==> flow/design.v <==
module ALU #(parameter w = 8) (
    clk, rst, CE, IN_valid, MODE, CMD, OPA, OPB, Cin,
    ERR, RES, OF, COUT, G, L, E);
    input clk;
    input rst;
    input CE;
    input [1:0] IN_valid;
    input MODE;
    input [3:0] CMD;
    input [w-1:0] OPA;
    input [w-1:0] OPB;
    input Cin;
    output reg ERR;
    output reg OF;
    output reg COUT;
    output reg G;
    output reg L;
    output reg E;
    output reg [2*w:0] RES;
reg [1:0] IN_valid_t;
reg [3:0] CMD_t;
reg MODE_t, Cin_t;
reg [w-1:0] OPA_t, OPB_t;
reg ERR_t, OF_t, COUT_t, G_t, L_t, E_t;
reg [2*w:0] RES_t, RES_m;
reg signed [w-1:0] sOPA, sOPB;
reg signed [2*w:0] sRES;
reg [$clog2(w)-1:0] shift_amount;
always @(posedge clk or posedge rst) begin  
    if(rst) begin
        OPA_t <= 0;
        OPB_t <= 0;
        Cin_t <= 0;
        IN_valid_t <= 0;
        MODE_t <= 0;
        CMD_t <= 0; end
     else if(CE) begin
        OPA_t <= OPA;
        OPB_t <= OPB;
        Cin_t <= Cin;
        IN_valid_t <= IN_valid;
        MODE_t <= MODE;
        CMD_t <= CMD; end   
end
always @(*) begin
    ERR_t = 0;    
    sOPA = 0;
    sOPB = 0;
    sRES = 0;
    shift_amount = 0;
    OF_t = 0;
    COUT_t = 0;
    G_t = 0;
    L_t = 0;
    E_t = 0;
    RES_t = 0;
    if(MODE_t) begin
        case(CMD_t)
            4'b0000: begin 
                        if(IN_valid_t == 2'b11) begin
                            RES_t = OPA_t + OPB_t;
                            COUT_t = RES_t[w]; end
                        else ERR_t = 1; end
            4'b0001: begin 
                        if(IN_valid_t == 2'b11) begin
                            RES_t = OPA_t - OPB_t;
                            OF_t = (OPA_t < OPB_t) ? 1 : 0; end
                        else ERR_t = 1; end
            4'b0010: begin 
                        if(IN_valid_t == 2'b11) begin
                            RES_t = OPA_t + OPB_t + Cin_t;
                            COUT_t = RES_t[w]; end
                        else ERR_t = 1; end
            4'b0011: begin 
                        if(IN_valid_t == 2'b11) begin
                            RES_t = OPA_t - OPB_t - Cin_t;
                            OF_t = (OPA_t < (OPB_t + Cin_t)); end
                        else ERR_t = 1; end
            4'b0100: begin 
                        if(IN_valid_t[0] == 1'b1) begin
                            RES_t = OPA_t + 1'b1;
                            COUT_t = RES_t[w]; end
                        else ERR_t = 1; end
            4'b0101: begin 
                        if(IN_valid_t[0] == 1'b1) begin
                            RES_t = OPA_t - 1'b1;
                            OF_t = RES_t[w]; end
                        else ERR_t = 1; end
            4'b0110: begin 
                        if(IN_valid_t[1] == 1'b1) begin
                            RES_t = OPB_t + 1'b1;
                            COUT_t = RES_t[w]; end
                        else ERR_t = 1; end
            4'b0111: begin 
                        if(IN_valid_t[1] == 1'b1) begin
                            RES_t = OPB_t - 1'b1;
                            OF_t = RES_t[w]; end
                        else ERR_t = 1; end
            4'b1000: begin 
                        if(IN_valid_t == 2'b11) begin
                            E_t = (OPA_t == OPB_t) ? 1 : 0;
                            L_t = (OPA_t < OPB_t) ? 1 : 0;
                            G_t = (OPA_t > OPB_t) ? 1 : 0; end
                        else ERR_t = 1; end
            4'b1001: begin 
                        if(IN_valid_t == 2'b11) begin
                            RES_t = (OPA_t + 1) * (OPB_t + 1); end
                        else ERR_t = 1; end
            4'b1010: begin 
                        if(IN_valid_t == 2'b11) begin
                            RES_t = (OPA_t << 1) * OPB_t; end
                        else ERR_t = 1; end
            4'b1011: begin
                        if(IN_valid_t == 2'b11) begin
                            sOPA = $signed(OPA_t);
                            sOPB = $signed(OPB_t);
                            sRES = sOPA + sOPB;
                            RES_t = sRES;
                            OF_t = ((sOPA[w-1] == sOPB[w-1]) && (sRES[w-1] != sOPA[w-1]));
                            E_t = (sOPA == sOPB) ? 1 : 0;
                            L_t = (sOPA < sOPB) ? 1 : 0;
                            G_t = (sOPA > sOPB) ? 1 : 0; end
                        else ERR_t = 1; end
            4'b1100: begin
                        if(IN_valid_t == 2'b11) begin
                            sOPA = $signed(OPA_t);
                            sOPB = $signed(OPB_t);
                            sRES = sOPA - sOPB;
                            RES_t = sRES;
                            OF_t = ((sOPA[w-1] != sOPB[w-1]) && (sRES[w-1] != sOPA[w-1]));
                            E_t = (sOPA == sOPB) ? 1 : 0;
                            L_t = (sOPA < sOPB) ? 1 : 0;
                            G_t = (sOPA > sOPB) ? 1 : 0; end
                        else ERR_t = 1; end
            default: begin
                        RES_t = 0;
                        COUT_t = 1'b0;
                        OF_t = 1'b0;
                        G_t = 1'b0;
                        E_t = 1'b0;
                        L_t = 1'b0;
                        ERR_t = 1'b1; end
             endcase
             end
    else begin 
        case(CMD_t)
          4'b0000: begin
                      if(IN_valid_t == 2'b11) begin
                          RES_t = OPA_t & OPB_t; end
                      else ERR_t = 1; end
          4'b0001: begin
                      if(IN_valid_t == 2'b11) begin
                          RES_t = ~(OPA_t & OPB_t);
                          RES_t[2*w-1 : 8] = 0; end
                      else ERR_t = 1; end
          4'b0010: begin
                      if(IN_valid_t == 2'b11) begin
                          RES_t = OPA_t | OPB_t; end
                      else ERR_t = 1; end
          4'b0011: begin
                      if(IN_valid_t == 2'b11) begin
                          RES_t = ~(OPA_t | OPB_t);
                          RES_t[2*w-1 : 8] = 0; end
                      else ERR_t = 1; end
          4'b0100: begin
                      if(IN_valid_t == 2'b11) begin
                          RES_t = OPA_t ^ OPB_t; end
                      else ERR_t = 1; end
          4'b0101: begin
                      if(IN_valid_t == 2'b11) begin
                          RES_t = ~(OPA_t ^ OPB_t);
                          RES_t[2*w-1 : 8] = 0; end
                      else ERR_t = 1; end
          4'b0110: begin
                      if(IN_valid_t[0] == 1'b1) begin
                          RES_t = ~OPA_t;
                          RES_t[2*w-1 : 8] = 0; end
                      else ERR_t = 1; end
          4'b0111: begin
                      if(IN_valid_t[1] == 1'b1) begin
                          RES_t = ~OPB_t;
                          RES_t[2*w-1 : 8] = 0; end
                      else ERR_t = 1; end
          4'b1000: begin
                      if(IN_valid_t[0] == 1'b1) begin
                          RES_t = OPA_t >> 1; end
                      else ERR_t = 1; end
          4'b1001: begin
                      if(IN_valid_t[0] == 1'b1) begin
                          RES_t = OPA_t << 1; end
                      else ERR_t = 1; end
          4'b1010: begin
                      if(IN_valid_t[1] == 1'b1) begin
                          RES_t = OPB_t >> 1; end
                      else ERR_t = 1; end
          4'b1011: begin
                      if(IN_valid_t[1] == 1'b1) begin
                          RES_t = OPB_t << 1; end
                      else ERR_t = 1; end
          4'b1100: begin 
                      if(IN_valid_t == 2'b11) begin
                          if( |(OPB_t[(w-1) : ($clog2(w)+1)]))
                               ERR_t = 1;
                          else begin
                               shift_amount = OPB_t[$clog2(w)-1:0];
                               RES_t = {1'b0, ((OPA_t << shift_amount) | OPA_t >> (w - shift_amount))}; end end
                      else  ERR_t = 1; end
          4'b1101: begin 
                      if(IN_valid_t == 2'b11) begin
                          if( |(OPB_t[(w-1) : ($clog2(w)+1)]))
                               ERR_t = 1;
                          else begin
                               shift_amount = OPB_t[$clog2(w)-1:0];
                               RES_t = {1'b0, ((OPA_t >> shift_amount) | OPA_t << (w - shift_amount))}; end end
                      else  ERR_t = 1; end
          default: begin
                        RES_t = 0;
                        ERR_t = 1'b1; end
             endcase
             end
end
always @(posedge clk or posedge rst) begin
    if (rst) begin
        RES  <= 0;
        COUT <= 0;
        OF   <= 0;
        G    <= 0;
        L    <= 0;
        E    <= 0;
        ERR  <= 0;
        RES_m <= 0;
    end 
    else if (CE) begin
        if ((CMD_t == 4'b1001 || CMD_t == 4'b1010) && MODE_t == 1) begin
            RES_m <= RES_t;
            RES <= RES_m;
        end
        else
            RES <= RES_t;
            COUT <= COUT_t;
            OF   <= OF_t;
            G    <= G_t;
            L    <= L_t;
            E    <= E_t;
            ERR  <= ERR_t;
  end
end
endmodule
Settings: LEC_CHECK=0, CAP_MARGIN=25, CELL_PAD_IN_SITES_DETAIL_PLACEMENT=0, CELL_PAD_IN_SITES_GLOBAL_PLACEMENT=2, CORE_ASPECT_RATIO=0.5, CORE_MARGIN=7, CORE_UTILIZATION=44, CTS_CLUSTER_DIAMETER=389, CTS_CLUSTER_SIZE=98, PLACE_DENSITY=0.39, SETUP_SLACK_MARGIN=-0.7, SLEW_MARGIN=20, TNS_END_PERCENT=15; clock period 7.44 ns.
run.sh (not shown) runs the stock make flow with config.mk's settings and CLKGATE_MAP_FILE=.
Next try:
- CAP_MARGIN: 25 -> 20
- CELL_PAD_IN_SITES_DETAIL_PLACEMENT: 0 -> not set
- CELL_PAD_IN_SITES_GLOBAL_PLACEMENT: 2 -> not set
- CORE_ASPECT_RATIO: 0.5 -> not set
- CORE_MARGIN: 7 -> 2
- CORE_UTILIZATION: 44 -> 39
- CTS_CLUSTER_DIAMETER: 389 -> not set
- CTS_CLUSTER_SIZE: 98 -> not set
- PLACE_DENSITY: 0.39 -> not set
- SETUP_SLACK_MARGIN: -0.7 -> not set
- TNS_END_PERCENT: 15 -> not set
- clock period: 7.44 -> 5.79 ns (I/O delays scaled with it)
What happened:
- final cell count is higher by 4.4%
- die area is lower by 0.70%
- total power is higher by 34%
- worst setup slack degrades by 0.41 ns
- hold slack improves by 0.0074 ns
- routed wire length is lower by 3.1%
- flip-flop count does not change
- design area is higher by 3.8%
Next try:
- ABC_AREA: not set -> 1
- CORE_UTILIZATION: 39 -> 69
- CTS_CLUSTER_DIAMETER: not set -> 341
- CTS_CLUSTER_SIZE: not set -> 16
- SETUP_SLACK_MARGIN: not set -> -0.29
- clock period: 5.79 -> 4.85 ns (I/O delays scaled with it)
Outcome: Now the flow produced a layout that fails on negative setup slack; maximum frequency goes down by 2.2%; design area rises by about 10%; synthesized cell count rises by 23%; total power rose by about 40%; critical path depth went up by 6; non-clock buffer count came out higher by 65; global-route usage rises by 21 points; core utilization went up by 40 points; worst setup slack got worse by 1.1 ns; first-iteration DRC count rises by 140%.
No activity file was given, so power comes from the tool's default toggle rates.
